==> run K: inputs <==
// OQ1_Stopwatch
module OQ1_Stopwatch(AN, Seg, Dot, CLK, Start, RESET);  
	output [3:0] AN;
	output [6:0] Seg;
	output Dot;
	input CLK, Start, RESET;
	parameter R = 2'b00;
    parameter W = 2'b01;
    parameter C = 2'b10;	
	reg  [11:0] divider_ds;
	reg  [5:0]  divider_ms;
	reg  [6:0]  Seg_Temp;
	reg  [3:0]  D3,D2,D1,D0,D_Temp,AN_Temp;
	reg  [1:0]  state,n_state;
	reg         dp;
	wire        RTC_ds,RTC_ms;
	always @(posedge CLK or posedge RESET) begin
	  if(RESET) divider_ms <= 0;
	  else if(divider_ms==32) divider_ms <= 0;
      else divider_ms <= divider_ms + 1;
    end
    assign RTC_ms = ((divider_ms == 32)?1'b1:1'b0);
	always @(posedge CLK or posedge RESET) begin
      if(RESET) divider_ds <= 0;
      else if(divider_ds==3276) divider_ds <= 0;
      else if(state==C) divider_ds <= divider_ds + 1;
    end
    assign RTC_ds = ((divider_ds == 3276)?1'b1:1'b0);
	always@(posedge CLK or posedge RESET) begin
      if(RESET) begin
        state <= R;
        D3 <= 0;
        D2 <= 0;
        D1 <= 0;
        D0 <= 0;
      end else begin
        state <= n_state;
        if(RTC_ds) begin
  ...
clock: 2.2 ns
lec_check: 0
abc_area: 1
cap_margin: 40
core_margin: 2
core_utilization: 72
cts_cluster_diameter: 95
cts_cluster_size: 10
gpl_timing_driven: 0
place_density_lb_addon: 0.0
setup_slack_margin: 0.64
slew_margin: 20
tns_end_percent: 5
run.sh (not shown) runs the stock make flow with config.mk's settings and CLKGATE_MAP_FILE=.
==> run Y: changes against run K <==
==> flow/config.mk (replaced) <==
export PLATFORM = sky130hd
export DESIGN_NAME = OQ1_Stopwatch
export DESIGN_NICKNAME = OQ1_Stopwatch
export VERILOG_FILES = /design/flow/design.v
export SDC_FILE = /design/flow/constraint.sdc
export NUM_CORES = 4
export LEC_CHECK = 0
export CAP_MARGIN = 20
export CORE_ASPECT_RATIO = 0.5
export CORE_MARGIN = 2
export CORE_UTILIZATION = 70
export SETUP_SLACK_MARGIN = 2.38
export SLEW_MARGIN = 20
==> flow/constraint.sdc (replaced) <==
create_clock -name core_clock -period 10.0 [get_ports {CLK}]
set_input_delay 2.0000 -clock core_clock [delete_from_list [all_inputs] [get_ports {CLK}]]
set_output_delay 2.0000 -clock core_clock [all_outputs]
set_load 0.01 [all_outputs]
==> results <==
metric	run K	run Y
Outcome	complete, no violations	complete, no violations
Cell depth of the worst min-delay path	2	1
Global routing usage on met3	6.814%	5.618%
Pwr Density	525.2 mW/mm2	126.0 mW/mm2
Clock network latency to the later pin of the worst-skew pair	0.30 ns	0.29 ns
Average cell area after synthesis	7.429 um2	9.756 um2
Final worst-path cycle share	87.94%	39.68%
Minimum setup slack in the final design	0.2652 ns	6.032 ns
Internal Pwr Total	1.190 mW	261.1 uW
Adder-cell area share of the yosys netlist	4.096%	4.339%
Chip Width	65.79 um	90.11 um
WL met1	2.571 mm	2.179 mm
Die area	0.004328 mm2	0.004240 mm2
Overall global routing resource usage	33.16%	24.94%
Max-slew headroom at the worst pin	65.33%	43.65%
Instance area at placement	0.002977 mm2	0.002735 mm2
Switch Pwr	471.7 uW	95.34 uW
Average vias per placed instance	5.756	5.930
Instance count after placement with tap cells included	433	321
Maximum vdd drop	0.4811 mV	0.1308 mV
First-pass DRT Iterations	5	4
Tap Cells	48	51
GR met1 Demand/Resource	37.32%	30.88%
Hold worst-path end	dp	divider_ds[8]

========
==> inputs of run P <==
==> flow/design.v <==
module OQ1_Stopwatch(AN, Seg, Dot, CLK, Start, RESET);  
	output [3:0] AN;
	output [6:0] Seg;
	output Dot;
	input CLK, Start, RESET;
	parameter R = 2'b00;
    parameter W = 2'b01;
    parameter C = 2'b10;	
	reg  [11:0] divider_ds;
	reg  [5:0]  divider_ms;
	reg  [6:0]  Seg_Temp;
	reg  [3:0]  D3,D2,D1,D0,D_Temp,AN_Temp;
	reg  [1:0]  state,n_state;
	reg         dp;
	wire        RTC_ds,RTC_ms;
	always @(posedge CLK or posedge RESET) begin
	  if(RESET) divider_ms <= 0;
	  else if(divider_ms==32) divider_ms <= 0;
      else divider_ms <= divider_ms + 1;
    end
    assign RTC_ms = ((divider_ms == 32)?1'b1:1'b0);
	always @(posedge CLK or posedge RESET) begin
      if(RESET) divider_ds <= 0;
      else if(divider_ds==3276) divider_ds <= 0;
      else if(state==C) divider_ds <= divider_ds + 1;
    end
    assign RTC_ds = ((divider_ds == 3276)?1'b1:1'b0);
	always@(posedge CLK or posedge RESET) begin
      if(RESET) begin
        state <= R;
        D3 <= 0;
        D2 <= 0;
        D1 <= 0;
        D0 <= 0;
      end else begin
        state <= n_state;
        if(RTC_ds) begin
          if(D0 == 9) begin
            D0 <= 0;
            if(D1 == 9) begin
              D1 <= 0;
              if(D2 == 9) begin
                D2 <= 0;
                if(D3 == 9) begin
                  D3 <= 0;                  
                end else begin
                  D3 <= D3 + 1;
                end                    
              end else begin
                D2 <= D2 + 1;
              end      
            end else begin
              D1 <= D1 + 1;
            end
          end else begin
            D0 <= D0 + 1;
          end
        end      
      end
    end
    always@(*) begin
      case (state)
        R : if(RESET) n_state = R;
            else if(Start && !RESET) n_state = C;
            else n_state = W;
        W : if(RESET) n_state = R;
            else if(Start && !RESET) n_state = C;
            else n_state = W;
        C : if(RESET) n_state = R;
            else n_state = C;        
        default : n_state = R;
      endcase
    end
    always@(posedge CLK or posedge RESET) begin
      if(RESET) begin
        D_Temp  <= 4'b0000;
        AN_Temp <= 4'b1110;
        dp      <= 1'b0;
      end else if(RTC_ms) begin
      case(AN_Temp)
        4'b0111 : begin
                    D_Temp <= D0;
                    AN_Temp <= 4'b1110;
                    dp <= 1;
                  end
        4'b1110 : begin
                    D_Temp <= D1;
                    AN_Temp <= 4'b1101;
                    dp <= 0;
                  end
        4'b1101 : begin
                    D_Temp <= D2;
                    AN_Temp <= 4'b1011;
                    dp <= 1;
                  end
        4'b1011 : begin
                    D_Temp <= D3;
                    AN_Temp <= 4'b0111;
                    dp <= 1;
                  end
      endcase
      end
    end    
    always @(*) begin
        case(D_Temp)
          0 : Seg_Temp=7'b1000000; 
          1 : Seg_Temp=7'b1111001; 
          2 : Seg_Temp=7'b0100100; 
          3 : Seg_Temp=7'b0110000; 
          4 : Seg_Temp=7'b0011001; 
          5 : Seg_Temp=7'b0010010; 
          6 : Seg_Temp=7'b0000010; 
          7 : Seg_Temp=7'b1111000; 
          8 : Seg_Temp=7'b0000000; 
          9 : Seg_Temp=7'b0011000; 
          default : Seg_Temp=7'b0111111; 
      endcase
    end
    assign Seg = Seg_Temp;
    assign AN = AN_Temp;
    assign Dot = dp;
endmodule
==> flow/run.sh <==
#!/bin/bash
# the make line also repeats each setting of config.mk as NAME=value (left out here)
make -C /OpenROAD-flow-scripts/flow DESIGN_CONFIG=/design/flow/config.mk WORK_HOME=/design/flow/orfs CLKGATE_MAP_FILE= finish
==> flow/config.mk <==
export PLATFORM = sky130hd
export DESIGN_NAME = OQ1_Stopwatch
export DESIGN_NICKNAME = OQ1_Stopwatch
export VERILOG_FILES = /design/flow/design.v
export SDC_FILE = /design/flow/constraint.sdc
export NUM_CORES = 4
export LEC_CHECK = 0
export ABC_AREA = 1
export CAP_MARGIN = 0
export CORE_ASPECT_RATIO = 1.71
export CORE_MARGIN = 2
export CORE_UTILIZATION = 55
export CTS_CLUSTER_SIZE = 26
export GPL_TIMING_DRIVEN = 1
export HOLD_SLACK_MARGIN = 0.15
export MAX_ROUTING_LAYER = met4
export MIN_ROUTING_LAYER = met1
export SETUP_SLACK_MARGIN = 0.46
export SLEW_MARGIN = 25
export TNS_END_PERCENT = 20
==> flow/constraint.sdc <==
create_clock -name core_clock -period 3.04 [get_ports {CLK}]
set_input_delay 0.6080 -clock core_clock [delete_from_list [all_inputs] [get_ports {CLK}]]
set_output_delay 0.6080 -clock core_clock [all_outputs]
set_load 0.01 [all_outputs]
==> run F (differences from run P) <==
CAP_MARGIN = 20   (was 0)
CORE_ASPECT_RATIO = not set   (was 1.71)
CORE_UTILIZATION = 71   (was 55)
CTS_CLUSTER_SIZE = 32   (was 26)
GPL_TIMING_DRIVEN = not set   (was 1)
HOLD_SLACK_MARGIN = not set   (was 0.15)
MAX_ROUTING_LAYER = not set   (was met4)
MIN_ROUTING_LAYER = not set   (was met1)
PLACE_DENSITY_LB_ADDON = 0.19   (was not set)
SETUP_SLACK_MARGIN = not set   (was 0.46)
SLEW_MARGIN = 20   (was 25)
TNS_END_PERCENT = not set   (was 20)
==> flow/constraint.sdc (replaced) <==
create_clock -name core_clock -period 2.2 [get_ports {CLK}]
set_input_delay 0.4400 -clock core_clock [delete_from_list [all_inputs] [get_ports {CLK}]]
set_output_delay 0.4400 -clock core_clock [all_outputs]
set_load 0.01 [all_outputs]
==> out/summary.txt <==
result of the run: finished clean
drt via density: 5.61
termination of the worst setup path: Seg[6]
arrival time worst endpoint: 1.73 ns
setup repair after global routing missed its margin: yes
GR met2 Demand/Resource: 54.8%
portion of the layout cell area used by clock cells: 3.95%
setup repair bufs after CTS: 3
hold slack final: 0.486 ns
number of cells in the finished layout apart from fillers: 442
sequential cell area share: 35.9%
placed cell area: 0.00293 mm^2
floorplan die height: 66.2 um
static leakage: 1.58 nW
wire length of the first global-routing pass: 10.2 mm
Source of the figures above: run F

==> out/summary.txt <==
total area of multi-input combinational cells: 0.00143 mm^2
wire length of the first global-routing pass: 9.90 mm
termination of the worst setup path: Seg[0]
static leakage: 1.54 nW
setup repair after global routing missed its margin: no
portion of the layout cell area used by clock cells: 2.97%
setup repair bufs after CTS: 0
drt via density: 5.14
arrival time worst endpoint: 1.83 ns
floorplan die height: 96.4 um
number of cells in the finished layout apart from fillers: 443
Top non-seq family: simple AND/OR/NAND/NOR gates
sequential cell area share: 36.4%
hold slack final: 0.494 ns
number of hold buffers added after cts: 0
result of the run: finished clean
placed cell area: 0.00293 mm^2
Source of the figures above: run P


========
==> build 15: inputs <==
Starts from the design.v that is shown in full above.
Settings: LEC_CHECK=0, CAP_MARGIN=20, CORE_MARGIN=2, CORE_UTILIZATION=62, CTS_CLUSTER_SIZE=57, PLACE_DENSITY_LB_ADDON=0.0, SETUP_SLACK_MARGIN=1.54, SLEW_MARGIN=20, TNS_END_PERCENT=5; clock period 5.49 ns.
==> trial 76: changes against build 15 <==
- CORE_UTILIZATION: 62 -> 40
- CTS_CLUSTER_DIAMETER: default -> 396
- CTS_CLUSTER_SIZE: 57 -> 100
- PLACE_DENSITY_LB_ADDON: 0.0 -> default
- SETUP_SLACK_MARGIN: 1.54 -> 2.37
- TNS_END_PERCENT: 5 -> default
==> flow/constraint.sdc (replaced) <==
create_clock -name core_clock -period 10.0 [get_ports {CLK}]
set_input_delay 2.0000 -clock core_clock [delete_from_list [all_inputs] [get_ports {CLK}]]
set_output_delay 2.0000 -clock core_clock [all_outputs]
set_load 0.01 [all_outputs]
==> build 63: changes against build 15 <==
- CORE_UTILIZATION: 62 -> 54
- CTS_CLUSTER_SIZE: 57 -> default
- PLACE_DENSITY_LB_ADDON: 0.0 -> default
- SETUP_SLACK_MARGIN: 1.54 -> default
- TNS_END_PERCENT: 5 -> default
==> flow/constraint.sdc (replaced) <==
create_clock -name core_clock -period 3.94 [get_ports {CLK}]
set_input_delay 0.7880 -clock core_clock [delete_from_list [all_inputs] [get_ports {CLK}]]
set_output_delay 0.7880 -clock core_clock [all_outputs]
set_load 0.01 [all_outputs]
==> comparison table <==
Worst slew pin tran: trial 76 886 ps; build 63 715 ps; build 15 912 ps
Power in combinational cells: trial 76 30.9 µW; build 63 79.4 µW; build 15 56.7 µW
Count of routing violations after the opening detailed-route iteration: trial 76 151; build 63 106; build 15 178
Status: trial 76 timing/DRC/antenna clean; build 63 timing/DRC/antenna clean; build 15 timing/DRC/antenna clean
Core box area: trial 76 0.00631 mm²; build 63 0.00469 mm²; build 15 0.00400 mm²
Capturing element of the worst setup path: trial 76 Seg[3]; build 63 Seg[4]; build 15 Seg[4]
Count of filler cells inserted in the layout: trial 76 615; build 63 410; build 15 326
Relative area of clock buffers and inverters in the final design: trial 76 0.0315; build 63 0.0339; build 15 0.0379
Portion of total power attributed to combinational logic: trial 76 0.088; build 63 0.088; build 15 0.084
Drt wl/cell: trial 76 12.8 µm; build 63 14.6 µm; build 15 14.9 µm
Net Sw Frac: trial 76 0.257; build 63 0.251; build 15 0.244
Final standard cell utilization of the core: trial 76 0.453; build 63 0.606; build 15 0.710
Required time reported for the critical path endpoint: trial 76 8000 ps; build 63 3150 ps; build 15 4390 ps
Flop+latch power: trial 76 206 µW; build 63 523 µW; build 15 376 µW
Slew Limit Headroom: trial 76 0.410; build 63 0.520; build 15 0.392
Number of placed instances, taps included: trial 76 347; build 63 325; build 15 320
Area of the die: trial 76 0.00715 mm²; build 63 0.00538 mm²; build 15 0.00472 mm²
Worst stage delay on the critical path: trial 76 530 ps; build 63 550 ps; build 15 570 ps
Flop pwr share: trial 76 0.585; build 63 0.579; build 15 0.559
Sum of routed wire length over all layers: trial 76 4550 µm; build 63 4840 µm; build 15 4890 µm
Cell internal pwr: trial 76 261 µW; build 63 676 µW; build 15 508 µW
Final cycle utilization of the critical path: trial 76 0.392; build 63 0.692; build 15 0.564
WP data arrival: trial 76 1920 ps; build 63 1940 ps; build 15 2000 ps
Placement Setup Slack: trial 76 6400 ps; build 63 1520 ps; build 15 2730 ps
Die Wd: trial 76 84.5 µm; build 63 73.3 µm; build 15 68.7 µm

========
==> v16: inputs <==
RTL: the design.v shown in full above, as it stands there.
clock: 2.37 ns
lec_check: 0
abc_area: 1
cap_margin: 20
core_margin: 2
core_utilization: 72
cts_cluster_size: 97
slew_margin: 20
tns_end_percent: 5
==> v13: changes against v16 <==
--- a/flow/config.mk
+++ b/flow/config.mk
@@ -7,8 +7,5 @@
 export LEC_CHECK = 0
-export ABC_AREA = 1
 export CAP_MARGIN = 20
 export CORE_MARGIN = 2
-export CORE_UTILIZATION = 72
-export CTS_CLUSTER_SIZE = 97
+export CORE_UTILIZATION = 40
 export SLEW_MARGIN = 20
-export TNS_END_PERCENT = 5
==> flow/constraint.sdc (replaced) <==
create_clock -name core_clock -period 10.0 [get_ports {CLK}]
set_input_delay 2.0000 -clock core_clock [delete_from_list [all_inputs] [get_ports {CLK}]]
set_output_delay 2.0000 -clock core_clock [all_outputs]
set_load 0.01 [all_outputs]
==> results <==
quantity	v16	v13
Overall power after layout	0.001827 W	0.0003514 W
Die span in y	65.79 um	84.55 um
DRT iter0 DRCs	178	151
Area share of the largest cell type after synthesis	37.32%	39.54%
Run status	complete, no violations	complete, no violations
Mux share	0%	4.243%
Relative contribution of combinational cells to total power	10.0%	8.8%
Placed Area	2929 um2	2768 um2
Number of distinct library cells after synthesis	32	52
Log Warnings	34	32
Die X-Extent	65.79 um	84.55 um
Tap cell count	48	77
Clock edge transition at the registers on the reported setup and hold paths	0.09 ns	0.08 ns

========
==> inputs of run a <==
RTL: the design.v shown in full above, as it stands there.
clock: 2.2 ns
lec_check: 0
abc_area: 1
cap_margin: 20
core_margin: 2
core_utilization: 72
cts_cluster_diameter: 95
place_density_lb_addon: 0.0
setup_slack_margin: 0.39
slew_margin: 20
==> inputs of run b, as changes to run a <==
==> flow/config.mk (replaced) <==
export PLATFORM = sky130hd
export DESIGN_NAME = OQ1_Stopwatch
export DESIGN_NICKNAME = OQ1_Stopwatch
export VERILOG_FILES = /design/flow/design.v
export SDC_FILE = /design/flow/constraint.sdc
export NUM_CORES = 4
export LEC_CHECK = 0
export CAP_MARGIN = 20
export CORE_MARGIN = 2
export CORE_UTILIZATION = 40
export SLEW_MARGIN = 20
==> flow/constraint.sdc (replaced) <==
create_clock -name core_clock -period 3.94 [get_ports {CLK}]
set_input_delay 0.7880 -clock core_clock [delete_from_list [all_inputs] [get_ports {CLK}]]
set_output_delay 0.7880 -clock core_clock [all_outputs]
set_load 0.01 [all_outputs]
==> inputs of run c, as changes to run a <==
--- a/flow/config.mk
+++ b/flow/config.mk
@@ -8,8 +8,9 @@
 export ABC_AREA = 1
 export CAP_MARGIN = 20
+export CORE_ASPECT_RATIO = 1.45
 export CORE_MARGIN = 2
 export CORE_UTILIZATION = 72
-export CTS_CLUSTER_DIAMETER = 95
-export PLACE_DENSITY_LB_ADDON = 0.0
-export SETUP_SLACK_MARGIN = 0.39
+export CTS_CLUSTER_DIAMETER = 389
+export CTS_CLUSTER_SIZE = 94
+export PLACE_DENSITY = 0.78
 export SLEW_MARGIN = 20
==> flow/constraint.sdc (replaced) <==
create_clock -name core_clock -period 5.52 [get_ports {CLK}]
set_input_delay 1.1040 -clock core_clock [delete_from_list [all_inputs] [get_ports {CLK}]]
set_output_delay 1.1040 -clock core_clock [all_outputs]
set_load 0.01 [all_outputs]
==> results <==
metric                                                  run b           run a           run c
Result of the run                              finished clean  finished clean  finished clean
Source of the critical timing path                  D_Temp[1]       D_Temp[1]       D_Temp[0]
Fp_density                                              0.411           0.751           0.740
CTS clk-pin slew, worst paths                           80 ps           90 ps           80 ps
Worst slack, placed                                   1550 ps         88.8 ps         2810 ps
Comb area share                                         0.475           0.486           0.473
Cell Int Power                                       0.662 mW         1.18 mW        0.471 mW
Wire length per cell                                  13.3 um         14.8 um         12.9 um
First-pass GRT wire length                            8.24 mm         10.0 mm         9.92 mm
Maximum resistive drop on vdd                      0.000231 V      0.000596 V      0.000241 V
Post-route setup slack                                1230 ps          300 ps         2470 ps
Yosys stat area                                      2590 um2        2750 um2        2750 um2
Slew at the pin with the worst max-slew slack          693 ps          564 ps          551 ps
Area of the placeable core                           6310 um2        3660 um2        3720 um2
Area of the mapped netlist                           2590 um2        2750 um2        2750 um2
Slack of the worst reg-to-reg path                    2070 ps          540 ps         3840 ps
Chip Width                                            84.5 um         65.8 um         55.3 um
Power and IR drop assume default switching activity.
